==> job 7350: inputs <==
// arm_core
module arm_core (
    input         clk,
    input         rst,
    output [7:0]  imem_addr,
    input  [31:0] imem_data,
    output [5:0]  dmem_addr,
    output [31:0] dmem_wdata,
    output        dmem_we,
    input  [31:0] dmem_rdata,
    output        wb_en,
    output [3:0]  wb_dest,
    output [31:0] wb_value
);
make LEC_CHECK=0 CAP_MARGIN=20 CELL_PAD_IN_SITES_DETAIL_PLACEMENT=0 CORE_MARGIN=2 CORE_UTILIZATION=66 CTS_CLUSTER_DIAMETER=229 CTS_CLUSTER_SIZE=61 GPL_ROUTABILITY_DRIVEN=1 GPL_TIMING_DRIVEN=1 MAX_ROUTING_LAYER=met4 SETUP_SLACK_MARGIN=-0.64 SLEW_MARGIN=20 TNS_END_PERCENT=5 finish   # period 11.0 ns
run.sh (not shown) runs the stock make flow with config.mk's settings and CLKGATE_MAP_FILE=.
==> job 7996 (differences from job 7350) <==
CELL_PAD_IN_SITES_DETAIL_PLACEMENT = unset   (was 0)
CELL_PAD_IN_SITES_GLOBAL_PLACEMENT = 2   (was unset)
CORE_UTILIZATION = 22   (was 66)
CTS_CLUSTER_DIAMETER = unset   (was 229)
CTS_CLUSTER_SIZE = unset   (was 61)
GPL_ROUTABILITY_DRIVEN = unset   (was 1)
GPL_TIMING_DRIVEN = unset   (was 1)
SETUP_SLACK_MARGIN = unset   (was -0.64)
TNS_END_PERCENT = unset   (was 5)
==> flow/constraint.sdc (replaced) <==
create_clock -name core_clock -period 15.4 [get_ports {clk}]
set_input_delay 3.0800 -clock core_clock [delete_from_list [all_inputs] [get_ports {clk}]]
set_output_delay 3.0800 -clock core_clock [all_outputs]
set_load 0.01 [all_outputs]
==> job 3941 (differences from job 7350) <==
ABC_AREA = 1   (was unset)
CAP_MARGIN = 0   (was 20)
CELL_PAD_IN_SITES_DETAIL_PLACEMENT = 1   (was 0)
CORE_UTILIZATION = 40   (was 66)
CTS_CLUSTER_DIAMETER = unset   (was 229)
CTS_CLUSTER_SIZE = unset   (was 61)
GPL_ROUTABILITY_DRIVEN = unset   (was 1)
GPL_TIMING_DRIVEN = unset   (was 1)
MAX_ROUTING_LAYER = unset   (was met4)
PLACE_DENSITY = 0.6   (was unset)
SETUP_SLACK_MARGIN = unset   (was -0.64)
TNS_END_PERCENT = unset   (was 5)
==> flow/constraint.sdc (replaced) <==
create_clock -name core_clock -period 16.0 [get_ports {clk}]
set_input_delay 3.2000 -clock core_clock [delete_from_list [all_inputs] [get_ports {clk}]]
set_output_delay 3.2000 -clock core_clock [all_outputs]
set_load 0.01 [all_outputs]
==> results <==
	job 7996	job 3941	job 7350
WL per Instance	28.63 um	27.92 um	-
Data arrival time of the critical path	8120 ps	7630 ps	-
Setup slack after placement	-276.0 ps	1287 ps	-1645 ps
Slew at the pin closest to its max-slew limit	1098 ps	1150 ps	-
Multi-input logic area	26850 um2	25210 um2	-
Floorplan core area	232500 um2	131100 um2	77340 um2
Sequential share of cell area	0.3498	0.3711	-
Min-delay src	EXE_Reg_Inst.ALU_res_out[23]	EXE_Reg_Inst.ALU_res_out[8]	-
CP startpoint	ID_Reg_Inst.Signed_imm_24[7]	ID_Reg_Inst.Signed_imm_24[10]	-
Final design utilization	0.2792	0.4665	-
Fraction of area in multi-input gates	0.4136	0.4122	-
Clock buffer cells	104	114	-
Num sequential	804	804	-
Critical path's largest stage delay	620 ps	650 ps	-
Class of the tightest hold or removal check	reg -> reg	reg -> reg	-
Worst R2R Setup Slack	230 ps	890 ps	-
Antenna diode count	10	8	-
Detailed-route vias per instance	5.111	6.047	-
Die Height	487.4 um	367.0 um	283.1 um
Synthesized chip area reported by yosys	51410 um2	52720 um2	51410 um2
Run status	finished clean	finished clean	did not finish
Failing step	-	-	5_1_grt
Post-cts repair resize count	2	0	36
Overall die area	237600 um2	134700 um2	80150 um2

---

==> job 4381: inputs <==
arm_core again, from the RTL that the note above started with.
clock: 16.0 ns
lec_check: 0
abc_area: 1
cap_margin: 0
cell_pad_in_sites_detail_placement: 1
core_margin: 7
core_utilization: 40
hold_slack_margin: 0.01
max_routing_layer: met4
min_routing_layer: met2
place_density: 0.6
slew_margin: 20
==> job 2658: changes against job 4381 <==
==> flow/config.mk (replaced) <==
export PLATFORM = sky130hd
export DESIGN_NAME = arm_core
export DESIGN_NICKNAME = arm_core
export VERILOG_FILES = /design/flow/design.v
export SDC_FILE = /design/flow/constraint.sdc
export NUM_CORES = 4
export LEC_CHECK = 0
export ABC_AREA = 1
export CAP_MARGIN = 20
export CORE_ASPECT_RATIO = 0.7
export CORE_MARGIN = 2
export CORE_UTILIZATION = 72
export CTS_CLUSTER_DIAMETER = 392
export CTS_CLUSTER_SIZE = 95
export PLACE_DENSITY = 0.6
export SLEW_MARGIN = 20
==> flow/constraint.sdc (replaced) <==
create_clock -name core_clock -period 6.58 [get_ports {clk}]
set_input_delay 1.3160 -clock core_clock [delete_from_list [all_inputs] [get_ports {clk}]]
set_output_delay 1.3160 -clock core_clock [all_outputs]
set_load 0.01 [all_outputs]
==> results.yml <==
# generated from flow reports
run_status:
  status: "stopped before the end"
  first-error: "[ERROR GRT-0232] Routing congestion too high. Check the congestion heatmap in the GUI."
  haltStage: "5_1_grt"
placed_design:
  dp_hpwl_um: 166000
  dp_slack_ns: -1.99
  dp_cells: 8800
global_routing:
  met1_usage: 0.835
  use_met2: 0.926
floorplan:
  core_area_sq_um: 72000
  die_area_sq_um: 75400
the above is filed under job 2658

==> results.yml <==
# generated from flow reports
global_routing:
  met1_usage: 0
  use_met2: 0.803
  grt-ovfl-total: 515
  top_usage_layer: "met3"
run_status:
  first-error: "[ERROR GRT-0116] Global routing finished with congestion. Check the congestion regions in the DRC Viewer."
  status: "stopped before the end"
  haltStage: "5_1_grt"
synth:
  ys_ff: 804
  flop_cell: "edfxtp_1"
placed_design:
  dp_slack_ns: 1.35
  dp_cells: 8765
  dp_hpwl_um: 201000
  placed_area_sq_um: 56200
cts:
  cts_setup_buffers: 0
floorplan:
  die_area_sq_um: 142000
  core_area_sq_um: 131000
the above is filed under job 4381

